==> inputs of 01-10 <==
Design snack, start of the top module:
module snack(
    input ps2_data,
    input ps2_clk,
    input clk,
    input [1:0] speed_mode,
    input rst_n,
    input key,
    output hsync,
    output vsync,
    output beep,
    output [3:0] vga_r,
    output [3:0] vga_g,
    output [3:0] vga_b
    );
Settings: LEC_CHECK=0, ABC_AREA=1, CAP_MARGIN=30, CELL_PAD_IN_SITES_DETAIL_PLACEMENT=0, CELL_PAD_IN_SITES_GLOBAL_PLACEMENT=0, CORE_MARGIN=2, CORE_UTILIZATION=72, CTS_CLUSTER_DIAMETER=79, CTS_CLUSTER_SIZE=14, HOLD_SLACK_MARGIN=0.29, MIN_ROUTING_LAYER=met1, PLACE_DENSITY_LB_ADDON=0.03, SETUP_SLACK_MARGIN=1.39, SLEW_MARGIN=20; clock period 5.7 ns.
run.sh (not shown) runs the stock make flow with config.mk's settings and CLKGATE_MAP_FILE=.
==> inputs of 02-19, as changes to 01-10 <==
ABC_AREA = unset   (was 1)
CAP_MARGIN = 20   (was 30)
CELL_PAD_IN_SITES_DETAIL_PLACEMENT = unset   (was 0)
CELL_PAD_IN_SITES_GLOBAL_PLACEMENT = unset   (was 0)
CORE_UTILIZATION = 40   (was 72)
CTS_CLUSTER_DIAMETER = unset   (was 79)
CTS_CLUSTER_SIZE = unset   (was 14)
HOLD_SLACK_MARGIN = unset   (was 0.29)
MIN_ROUTING_LAYER = unset   (was met1)
PLACE_DENSITY_LB_ADDON = unset   (was 0.03)
SETUP_SLACK_MARGIN = unset   (was 1.39)
==> flow/constraint.sdc (replaced) <==
create_clock -name core_clock -period 40.0 [get_ports {clk}]
set_input_delay 8.0000 -clock core_clock [delete_from_list [all_inputs] [get_ports {clk}]]
set_output_delay 8.0000 -clock core_clock [all_outputs]
set_load 0.01 [all_outputs]
==> inputs of 04-04, as changes to 01-10 <==
ABC_AREA = unset   (was 1)
CAP_MARGIN = 20   (was 30)
CELL_PAD_IN_SITES_DETAIL_PLACEMENT = unset   (was 0)
CELL_PAD_IN_SITES_GLOBAL_PLACEMENT = unset   (was 0)
CORE_UTILIZATION = 55   (was 72)
CTS_CLUSTER_DIAMETER = unset   (was 79)
CTS_CLUSTER_SIZE = unset   (was 14)
HOLD_SLACK_MARGIN = unset   (was 0.29)
MIN_ROUTING_LAYER = unset   (was met1)
PLACE_DENSITY_LB_ADDON = unset   (was 0.03)
SETUP_SLACK_MARGIN = unset   (was 1.39)
==> flow/constraint.sdc (replaced) <==
create_clock -name core_clock -period 10.7 [get_ports {clk}]
set_input_delay 2.1400 -clock core_clock [delete_from_list [all_inputs] [get_ports {clk}]]
set_output_delay 2.1400 -clock core_clock [all_outputs]
set_load 0.01 [all_outputs]
==> summary of the runs <==
Clock skew: 02-19 > 01-10 > 04-04. Of 01-10 and 04-04, 01-10 has the higher area after synthesis (gap about 3.6%, measured against 04-04). The highest register-to-register slack belongs to 02-19, the lowest to 01-10. First-iteration DRC count: 01-10 > 04-04 > 02-19. 01-10 produced a clean layout. 02-19 finished clean. 04-04 ran to the end with no violations. Against 04-04, the core utilization of 02-19 is lower by 16 points. Of 02-19 and 01-10, 01-10 has the higher synthesized cell count (gap about 13%, measured against 01-10). Cell count: 04-04 is smaller than 02-19 (6.3%).

==> v2 <==
Starting RTL as in the previous note.
Settings: LEC_CHECK=0, CAP_MARGIN=20, CORE_MARGIN=2, CORE_UTILIZATION=72, CTS_CLUSTER_DIAMETER=378, CTS_CLUSTER_SIZE=10, PLACE_DENSITY_LB_ADDON=0.09, SETUP_SLACK_MARGIN=1.69, SLEW_MARGIN=20; clock period 5.7 ns.
==> v14: changes against v2 <==
ABC_AREA = 1   (was not set)
CTS_CLUSTER_DIAMETER = 317   (was 378)
CTS_CLUSTER_SIZE = 17   (was 10)
HOLD_SLACK_MARGIN = 0.29   (was not set)
PLACE_DENSITY = 0.69   (was not set)
PLACE_DENSITY_LB_ADDON = not set   (was 0.09)
SETUP_SLACK_MARGIN = -0.38   (was 1.69)
==> v26: changes against v2 <==
CORE_UTILIZATION = 58   (was 72)
CTS_CLUSTER_DIAMETER = not set   (was 378)
CTS_CLUSTER_SIZE = not set   (was 10)
PLACE_DENSITY_LB_ADDON = not set   (was 0.09)
SETUP_SLACK_MARGIN = not set   (was 1.69)
==> flow/constraint.sdc (replaced) <==
create_clock -name core_clock -period 16.4 [get_ports {clk}]
set_input_delay 3.2800 -clock core_clock [delete_from_list [all_inputs] [get_ports {clk}]]
set_output_delay 3.2800 -clock core_clock [all_outputs]
set_load 0.01 [all_outputs]
==> results <==
Routed wire length per instance: v14 19.8 um; v2 22.4 um; v26 22.2 um
Area share of xor/xnor cells in the synthesized design: v14 0.132; v2 0.160; v26 0.160
Width of the die: v14 285 um; v2 280 um; v26 312 um
Worst Setup SP: v14 u1_snack_control.snack_x[5][1]; v2 u1_snack_control.snack_x[17][1]; v26 control_signal
Total power: v14 10,600 uW; v2 11,300 uW; v26 4170 uW
Global-route track usage on met2: v14 0.640; v2 0.652; v26 0.547
Initial DRT Pass Iterations: v14 8; v2 8; v26 6
Worst R2R Start: v14 u1_snack_control.snack_x[5][1]; v2 u1_snack_control.snack_x[17][1]; v26 vga0.row[8]
Overall via count from detail_route: v14 52.9k; v2 49.2k; v26 47.5k
Gpl congestion: v14 1.00; v2 0.987; v26 0.902
Total number of nets in the final design: v14 8,427; v2 7,312; v26 7,289
Synthesized area per cell: v14 7.36 um2; v2 8.21 um2; v26 8.21 um2
Number of DRC markers in iteration 0: v14 5,759; v2 4,550; v26 4,339
Synthesized netlist cell count: v14 7,738; v2 6,698; v26 6,698
TritonCTS buffer count: v14 40; v2 68; v26 74
Clk_skew: v14 0.0382 ns; v2 0.0412 ns; v26 0.0373 ns
Mux share of post-synthesis cell area: v14 0.000593; v2 0.00908; v26 0.00908
Combinational Power Share: v14 0.281; v2 0.221; v26 0.208
DRT Wirelength: v14 171,000 um; v2 167,000 um; v26 171,000 um
Pre-CTS WS: v14 2.18 ns; v2 1.38 ns; v26 11.27 ns
Total number of multi-input combinational cells: v14 5,980; v2 5,444; v26 5,444
Total global routing track utilization: v14 0.414; v2 0.422; v26 0.348
Power per cell area: v14 180 mW/mm2; v2 195 mW/mm2; v26 71.8 mW/mm2
Run status: v14 no timing/DRC/antenna violations; v2 no timing/DRC/antenna violations; v26 no timing/DRC/antenna violations
R2r worst-path depth: v14 21; v2 13; v26 10
No activity file was given, so power comes from the tool's default toggle rates.
